Design top, start of the top module:
module top(clk, rst, start,i, socin1
  ,socin2
  ,socin3
  ,socin4,
  socout1
  ,socout2
  ,socout3
  ,socout4
  ,outReady);
For scale: ~2600 cells after synthesis, roughly 390 flip-flops, roughly 21000 um2 of cells after synthesis.
clock: 4.6 ns
lec_check: 0
abc_area: 1
cap_margin: 30
cell_pad_in_sites_global_placement: 2
core_aspect_ratio: 0.64
core_margin: 6
core_utilization: 69
cts_cluster_size: 67
gpl_timing_driven: 1
hold_slack_margin: -0.0
max_routing_layer: met4
min_routing_layer: met2
place_density_lb_addon: 0.25
setup_slack_margin: 1.3
slew_margin: 25
tns_end_percent: 50
run.sh (not shown) runs the stock make flow with config.mk's settings and CLKGATE_MAP_FILE=.
The baseline died in global placement without I/O.
Change:
ABC_AREA = unset   (was 1)
CAP_MARGIN = 20   (was 30)
CELL_PAD_IN_SITES_GLOBAL_PLACEMENT = unset   (was 2)
CORE_ASPECT_RATIO = unset   (was 0.64)
CORE_MARGIN = 2   (was 6)
CORE_UTILIZATION = 41   (was 69)
CTS_CLUSTER_SIZE = unset   (was 67)
GPL_TIMING_DRIVEN = unset   (was 1)
HOLD_SLACK_MARGIN = unset   (was -0.0)
MAX_ROUTING_LAYER = unset   (was met4)
MIN_ROUTING_LAYER = unset   (was met2)
PLACE_DENSITY = 0.6   (was unset)
PLACE_DENSITY_LB_ADDON = unset   (was 0.25)
SETUP_SLACK_MARGIN = unset   (was 1.3)
SLEW_MARGIN = 20   (was 25)
TNS_END_PERCENT = unset   (was 50)
clock period = 4.81 ns   (was 4.6 ns; I/O delays follow)
The changed run went through all stages and came out clean.
Synthesized cell count fell by 23%.
Die area rose by 47%.
Synthesized area fell by 3.5%.

* * *

top again, from the RTL that the note above started with.
Settings: LEC_CHECK=0, ABC_AREA=0, CAP_MARGIN=20, CELL_PAD_IN_SITES_DETAIL_PLACEMENT=1, CELL_PAD_IN_SITES_GLOBAL_PLACEMENT=3, CORE_MARGIN=5, CORE_UTILIZATION=18, CTS_CLUSTER_DIAMETER=355, CTS_CLUSTER_SIZE=19, GPL_ROUTABILITY_DRIVEN=0, HOLD_SLACK_MARGIN=0.24, MAX_ROUTING_LAYER=met4, SLEW_MARGIN=5; clock period 2.83 ns.
The baseline produced a layout that fails on negative setup slack.
Rerun with:
Settings changed: ABC_AREA 0 to not set, CELL_PAD_IN_SITES_DETAIL_PLACEMENT 1 to not set, CELL_PAD_IN_SITES_GLOBAL_PLACEMENT 3 to not set, CORE_MARGIN 5 to 2, CORE_UTILIZATION 18 to 40, CTS_CLUSTER_DIAMETER 355 to not set, CTS_CLUSTER_SIZE 19 to not set, GPL_ROUTABILITY_DRIVEN 0 to not set, HOLD_SLACK_MARGIN 0.24 to not set, MAX_ROUTING_LAYER met4 to not set, PLACE_DENSITY set to 0.6, SLEW_MARGIN 5 to 20.
Clock period 2.83 ns to 5.0 ns, I/O delays scaled along.
Effect: Now the flow completed without violations; cell area goes down by 8.4%; sequential cell count stays the same; hold slack loses 0.013 ns; cell count goes down by 26%; die area goes down by 56%.
Rerun with:
Settings changed: ABC_AREA set to 1, CAP_MARGIN 20 to 30, CELL_PAD_IN_SITES_DETAIL_PLACEMENT set to 1, CELL_PAD_IN_SITES_GLOBAL_PLACEMENT set to 3, CORE_ASPECT_RATIO set to 0.73, CORE_MARGIN 2 to 10, CORE_UTILIZATION 40 to 48, CTS_CLUSTER_DIAMETER set to 167, GPL_ROUTABILITY_DRIVEN set to 0, GPL_TIMING_DRIVEN set to 0, HOLD_SLACK_MARGIN set to 0.02, MIN_ROUTING_LAYER set to met2, PLACE_DENSITY 0.6 to not set, PLACE_DENSITY_LB_ADDON set to 0.15, SETUP_SLACK_MARGIN set to 1.21, SLEW_MARGIN 20 to 40.
The new run did not get past 3_1_place_gp_skip_io.
Die area is about the same.
Synthesized area climbs by 3.6%.
Synthesized cell count went up by 29%.
Rerun with:
Settings changed: CAP_MARGIN 30 to 20, CELL_PAD_IN_SITES_DETAIL_PLACEMENT 1 to not set, CELL_PAD_IN_SITES_GLOBAL_PLACEMENT 3 to not set, CORE_ASPECT_RATIO 0.73 to not set, CORE_MARGIN 10 to 2, CORE_UTILIZATION 48 to 72, CTS_CLUSTER_DIAMETER 167 to not set, CTS_CLUSTER_SIZE set to 26, GPL_ROUTABILITY_DRIVEN 0 to not set, GPL_TIMING_DRIVEN 0 to not set, HOLD_SLACK_MARGIN 0.02 to not set, MIN_ROUTING_LAYER met2 to not set, PLACE_DENSITY_LB_ADDON 0.15 to 0.2, SETUP_SLACK_MARGIN 1.21 to not set, SLEW_MARGIN 40 to 20.
Clock period 5.0 ns to 4.05 ns, I/O delays scaled along.
After rerunning: This time the run completed and failed the layout checks on negative setup slack; synthesized area does not change; die area drops by 42%; synthesized cell count does not change.
Rerun with:
Settings changed: ABC_AREA 1 to not set, CORE_UTILIZATION 72 to 40, CTS_CLUSTER_SIZE 26 to not set, PLACE_DENSITY set to 0.6, PLACE_DENSITY_LB_ADDON 0.2 to not set.
Clock period 4.05 ns to 4.81 ns, I/O delays scaled along.
- The new run went through all stages and came out clean
- die area goes up by 72%
- hold slack degrades by 0.023 ns
- clock skew goes up by 0.0097 ns
- final cell count goes down by 11%
- design area goes down by 4.8%
- routed wire length goes down by 20%

* * *

## indigo
Starting RTL as in the previous note.
Settings: LEC_CHECK=0, ABC_AREA=0, CAP_MARGIN=15, CORE_ASPECT_RATIO=0.71, CORE_MARGIN=2, CORE_UTILIZATION=72, CTS_CLUSTER_SIZE=12, HOLD_SLACK_MARGIN=-0.0, PLACE_DENSITY_LB_ADDON=0.01, SETUP_SLACK_MARGIN=0.85, SLEW_MARGIN=20, TNS_END_PERCENT=70; clock period 2.95 ns.
Nothing crashed in indigo and all stages finished; the problem is that the final layout failed, the offending checks being setup timing.
Edits applied to the flow inputs when going from indigo to pepper:
- SETUP_SLACK_MARGIN: 0.85 -> unset
- HOLD_SLACK_MARGIN: -0.0 -> unset
- TNS_END_PERCENT: 70 -> unset
- CORE_ASPECT_RATIO: 0.71 -> unset
- CAP_MARGIN: 15 -> 20
- CTS_CLUSTER_SIZE: 12 -> unset
- ABC_AREA: 0 -> unset
- PLACE_DENSITY_LB_ADDON: 0.01 -> unset
- PLACE_DENSITY: unset -> 0.4
- the clock period (ns, I/O delays scaled along): 2.95 -> 2.67
--- outcome ---
- Completing all stages was not enough for pepper: its layout failed the final checks because of setup timing.
- pepper gives less iteration-0 DRC count of the detailed router than indigo did.
- indigo → pepper: wire length of the first global-routing pass shrank by 12%; cell count decreased by 36 relative to the old numbers; largest incremental delay on the critical path down 30 ps; post-layout minimum cycle time dropped 230 ps; number of gates given a new drive strength after cts decreased 79%.
- Compared with indigo, in pepper pre-placement core utilization went down 0.40 points; maximum achievable frequency has increased; hold slack now smaller.
- Synthesized cell count: indigo vs pepper identical
- Endpoint of the most critical setup path = z1.A6.M[12]: pepper; endpoint of the most critical setup path = z1.A6.M[10]: indigo

* * *

== run A ==
Starting RTL as in the previous note.
Settings: LEC_CHECK=0, ABC_AREA=1, CAP_MARGIN=20, CORE_MARGIN=2, CORE_UTILIZATION=72, CTS_CLUSTER_DIAMETER=355, CTS_CLUSTER_SIZE=24, PLACE_DENSITY_LB_ADDON=0.17, SETUP_SLACK_MARGIN=0.78, SLEW_MARGIN=20; clock period 2.67 ns.
Run A did not finish; the tool stopped in global routing with error GRT-0232.
What run B does differently from run A at the input level:
- SETUP_SLACK_MARGIN no longer set, was 0.78
- PLACE_DENSITY_LB_ADDON now 0.2, was 0.17
- CTS_CLUSTER_DIAMETER no longer set, was 355
- CTS_CLUSTER_SIZE no longer set, was 24
- the clock period (ns, I/O delays scaled along) now 3.33, was 2.67
--- outcome ---
Run B finished all stages; however, its layout fails the closing checks, the failures being negative setup slack.
Fraction of the mapped netlist area in adder cells came out exactly the same in run A and run B.
Run A → run B: final weighted congestion in routability-driven placement went down, number of buffers inserted to repair setup after CTS now smaller, placed instance count went down by 60.
Inputs modified between run B and run C:
- setting CTS_CLUSTER_SIZE to 31 for the first time
- setting SETUP_SLACK_MARGIN to 0.75 for the first time
- changing the clock period (ns, I/O delays scaled along) from 3.33 to 2.87
## What came out
In run C the implementation ran to completion but is not tape-out ready, as the final checks report max-capacitance violations, max-slew violations, negative setup slack.
[compare] base=run B new=run C: logic gate fraction of the total cell area +0.36 points, latest clock arrival within the worst-skew pair has remained practically unchanged.
Taking run B as 1.0, run C lands at 1.4 on total detailed-routing wirelength.
### run C -> run D
- removing ABC_AREA (formerly 1)
- removing SETUP_SLACK_MARGIN (formerly 0.75)
- changing CORE_UTILIZATION from 72 to 40
- setting PLACE_DENSITY to 0.6 for the first time
- removing CTS_CLUSTER_SIZE (formerly 31)
- removing PLACE_DENSITY_LB_ADDON (formerly 0.2)
- changing the clock period (ns, I/O delays scaled along) from 2.87 to 3.0
### Flow results
Measured against each other, run C and run D differ in initial cell density of the core, the higher figure coming from run C.
Sort run C and run D by register-to-register setup slack desc -> top: run C
Nothing crashed in run D and all stages finished; the problem is that the final layout failed, the offending checks being negative setup slack.
Area enclosed by the die boundary was higher in run D than in run C.
Wire length came out lower on run D than on run C.
Input changes introduced in run E (baseline for comparison: run D):
- PLACE_DENSITY: 0.6 -> unset
- CTS_CLUSTER_SIZE: unset -> 24
- CORE_UTILIZATION: 40 -> 72
- the clock period (ns, I/O delays scaled along): 3.0 -> 3.89
Run E finished every stage; the final checks, however, were not passed, the failures being negative setup slack.
[compare] base=run D new=run E: count of non-CTS buffers in the layout lost 73; sequential cell area held.
Run D has higher largest clock skew in the final design than run E.
The synthesized cell count of run E and that of run D are within noise of each other.
Run E ends up with a final area that is about 4.4% lower than in run D.
Between run D and run E, the flow reports total wire length increasing by a few percent.

* * *

== build 28 ==
top again, from the RTL that the note above started with.
clock: 5.59 ns
lec_check: 0
cap_margin: 20
core_margin: 3
core_utilization: 45
gpl_routability_driven: 0
max_routing_layer: met5
place_density: 0.73
setup_slack_margin: 0.97
slew_margin: 20
tns_end_percent: 75
The following lists how build 29 was set up differently from build 28:
Settings: clearing SETUP_SLACK_MARGIN, which used to be 0.97; swapping 45 for 72 in CORE_UTILIZATION; putting ABC_AREA at 1 where nothing was set; clearing PLACE_DENSITY, which used to be 0.73; putting CTS_CLUSTER_SIZE at 14 where nothing was set; putting CTS_CLUSTER_DIAMETER at 188 where nothing was set; clearing GPL_ROUTABILITY_DRIVEN, which used to be 0; swapping 3 for 2 in CORE_MARGIN; putting PLACE_DENSITY_LB_ADDON at 0.2 where nothing was set; clearing TNS_END_PERCENT, which used to be 75; clearing MAX_ROUTING_LAYER, which used to be met5; swapping 5.59 for 2.93 in the clock period (ns, I/O delays scaled along).
--- outcome ---
The final report for build 29 shows a completed flow and a layout that fails verification, specifically setup timing.
Total routed wire length on the met1 layer, build 29 vs build 28: up by a little under 10%
Build 29 vs build 28: layout clock buffer count down
Met2 wire length: build 28 and build 29 compared, lower one is build 28
In the flow results for build 28 and build 29, the maximum frequency is smaller on build 28.
Re post-synthesis adder-cell area fraction: build 28 and build 29 aren't equal, and the higher value belongs to build 28.
Diff build 29..build 28 | maximum number of buffers from clock root to sink | unchanged
Count of plain and timing-repair buffers: build 29 higher than build 28
#### Input delta (build 89 over build 29)
Settings: swapping 188 for 53 in CTS_CLUSTER_DIAMETER; swapping 14 for 13 in CTS_CLUSTER_SIZE; swapping 2.93 for 3.41 in the clock period (ns, I/O delays scaled along).
Results
[flow] build 89 | stages: complete | final checks: fail | reason: setup timing. Taking build 29 as the reference, in build 89 via count about even, hold slack fell 5.5 ps. Build 89 vs. build 29: data required time at the worst endpoint went up by 440 ps. Comparing build 89 and build 29, post-layout instance count excluding filler cells is higher on build 29. Taking build 29 as the reference, in build 89 number of filler instances in the final layout shows a reduction of 3.1%; number of DRC violations after detailed-routing iteration 0 now sits lower.
#### Input delta (build 98 over build 89)
Settings: putting SETUP_SLACK_MARGIN at 0.71 where nothing was set; swapping 13 for 26 in CTS_CLUSTER_SIZE; swapping 53 for 358 in CTS_CLUSTER_DIAMETER; swapping 3.41 for 2.67 in the clock period (ns, I/O delays scaled along).
Findings:
- Build 98 finished all stages; however, its layout fails the closing checks, the failures being setup timing.
- Build 98 against build 89: final worst-path cycle share went up by 36 points, flip-flop and latch share of the layout cell area went down by 2.9 points, hold slack was more or less identical, wire length of the first global-routing pass went up by 6.5%, highest attainable clock frequency went down by about 1.6%.
- Max clock edge transition at the registers on the reported setup and hold paths across build 98 and build 89: build 98
- | slack of the critical path | build 98 vs build 89 | worse |
Here is what was changed in the inputs of build 57 compared with build 98.
Settings: SETUP_SLACK_MARGIN changed from 0.71 to 0.45; CTS_CLUSTER_DIAMETER removed (was 358); PLACE_DENSITY_LB_ADDON changed from 0.2 to 0.17; CTS_CLUSTER_SIZE changed from 26 to 24; the clock period (ns, I/O delays scaled along) changed from 2.67 to 3.89.
==> results <==
Build 57: all stages done; final checks FAILED (setup timing).
First-pass GRT wire length (lower): build 57
Inputs modified between build 57 and build 66:
Settings: swapping 72 for 38 in CORE_UTILIZATION; clearing ABC_AREA, which used to be 1; putting PLACE_DENSITY at 0.6 where nothing was set; clearing SETUP_SLACK_MARGIN, which used to be 0.45; clearing PLACE_DENSITY_LB_ADDON, which used to be 0.17; clearing CTS_CLUSTER_SIZE, which used to be 24; swapping 3.89 for 5.98 in the clock period (ns, I/O delays scaled along).
From the logs: build 57 reached the end of the flow and failed the layout checks with setup timing.
In summary, build 66 completed successfully, with a layout that passed the timing, design-rule and antenna checks.
Summary of the comparison: total via count after detailed routing is lower in build 66, relative to build 57.
Build 57 reports its capture point of the worst path as z1.A6.M[11] while build 66 reports z1.A6.M[12].
The setup slack of build 66 is larger than that of build 57.
Diff build 57 -> build 66: critical path depth in cells went down; count of clock-buffer cells in the layout now larger.
[compare] base=build 57 new=build 66: largest net degree at the start of global routing higher; post-DP HPWL fell about 14%.

* * *

## run 1
Starting RTL as in the previous note.
==> flow/config.mk <==
export PLATFORM = sky130hd
export DESIGN_NAME = top
export DESIGN_NICKNAME = top
export VERILOG_FILES = /design/flow/design.v
export SDC_FILE = /design/flow/constraint.sdc
export NUM_CORES = 4
export LEC_CHECK = 0
export ABC_AREA = 1
export CAP_MARGIN = 15
export CORE_ASPECT_RATIO = 0.71
export CORE_MARGIN = 2
export CORE_UTILIZATION = 72
export CTS_CLUSTER_DIAMETER = 354
export CTS_CLUSTER_SIZE = 12
export HOLD_SLACK_MARGIN = -0.0
export PLACE_DENSITY_LB_ADDON = 0.01
export SETUP_SLACK_MARGIN = -0.1
export SLEW_MARGIN = 20
export TNS_END_PERCENT = 70
==> flow/constraint.sdc <==
create_clock -name core_clock -period 1.77 [get_ports {clk}]
set_input_delay 0.3540 -clock core_clock [delete_from_list [all_inputs] [get_ports {clk}]]
set_output_delay 0.3540 -clock core_clock [all_outputs]
set_load 0.01 [all_outputs]
As the logs show, run 1 stopped at global routing (5_1_grt) after a tool error, so it never reached the end of the flow.
> inputs changed (run 1 -> run 2)
- ABC_AREA now 0, was 1
- PLACE_DENSITY_LB_ADDON no longer set, was 0.01
- CTS_CLUSTER_SIZE now 72, was 12
- SETUP_SLACK_MARGIN now 0.85, was -0.1
- TNS_END_PERCENT no longer set, was 70
- PLACE_DENSITY now 0.35, previously not set
- CTS_CLUSTER_DIAMETER no longer set, was 354
- CORE_ASPECT_RATIO now 0.64, was 0.71
- the clock period (ns, I/O delays scaled along) now 2.97, was 1.77
Notes after the runs:
The flow ran to completion for all of run 1 and run 2 but run 1, which stopped partway. Completing all stages was not enough for run 2: its layout failed the final checks because of negative setup slack. AND-OR/OR-AND share of the synthesized area, run 2 and run 1: lower on run 1. Run 2: gate count of the mapped netlist lower than run 1. Going from run 1 to run 2, number of standard-cell rows in the floorplan shrinks by 3. When run 2 is set beside run 1, its number of buffers added by the clock tree synthesis step turns out to be 2.6% smaller. Number of placed instances with taps included on run 2 is down relative to run 1. Post-cts sizing count (run 2 over run 1): decrease, 69. Diff run 2 and run 1: multiplexer share of the synthesized area lower in run 1.
Edits applied to the flow inputs when going from run 2 to run 3:
- CTS_CLUSTER_SIZE: 72 -> 12
- CORE_UTILIZATION: 72 -> 66
- PLACE_DENSITY: 0.35 -> unset
- the clock period (ns, I/O delays scaled along): 2.97 -> 3.43
==> comparison <==
- | post-route fraction of the period consumed by the critical path | lower: run 3 |
- The higher logic share of the area of run 2 and run 3 is in run 2.
- The number of buffers created by CTS in run 2 is 0.949 times that in run 3.
- The flow completed for run 3, but it is not clean: the layout still shows negative setup slack.
Modified inputs, run 4 compared to run 3
- CTS_CLUSTER_SIZE: 12 -> 72
- SETUP_SLACK_MARGIN: 0.85 -> unset
- CORE_UTILIZATION: 66 -> 72
- CORE_ASPECT_RATIO: 0.64 -> 1.7
- PLACE_DENSITY: unset -> 0.65
- the clock period (ns, I/O delays scaled along): 3.43 -> 2.97
The final report for run 4 shows a completed flow and a layout that fails verification, specifically negative setup slack. Delta (run 4 minus run 3): final hold slack grew by 0.0077 ns, portion of the layout cell area used by clock cells now larger. Looking at critical path launch point, the z1.S3.out[5] result is from run 3; the z1.S2.out[5] one comes from run 4.
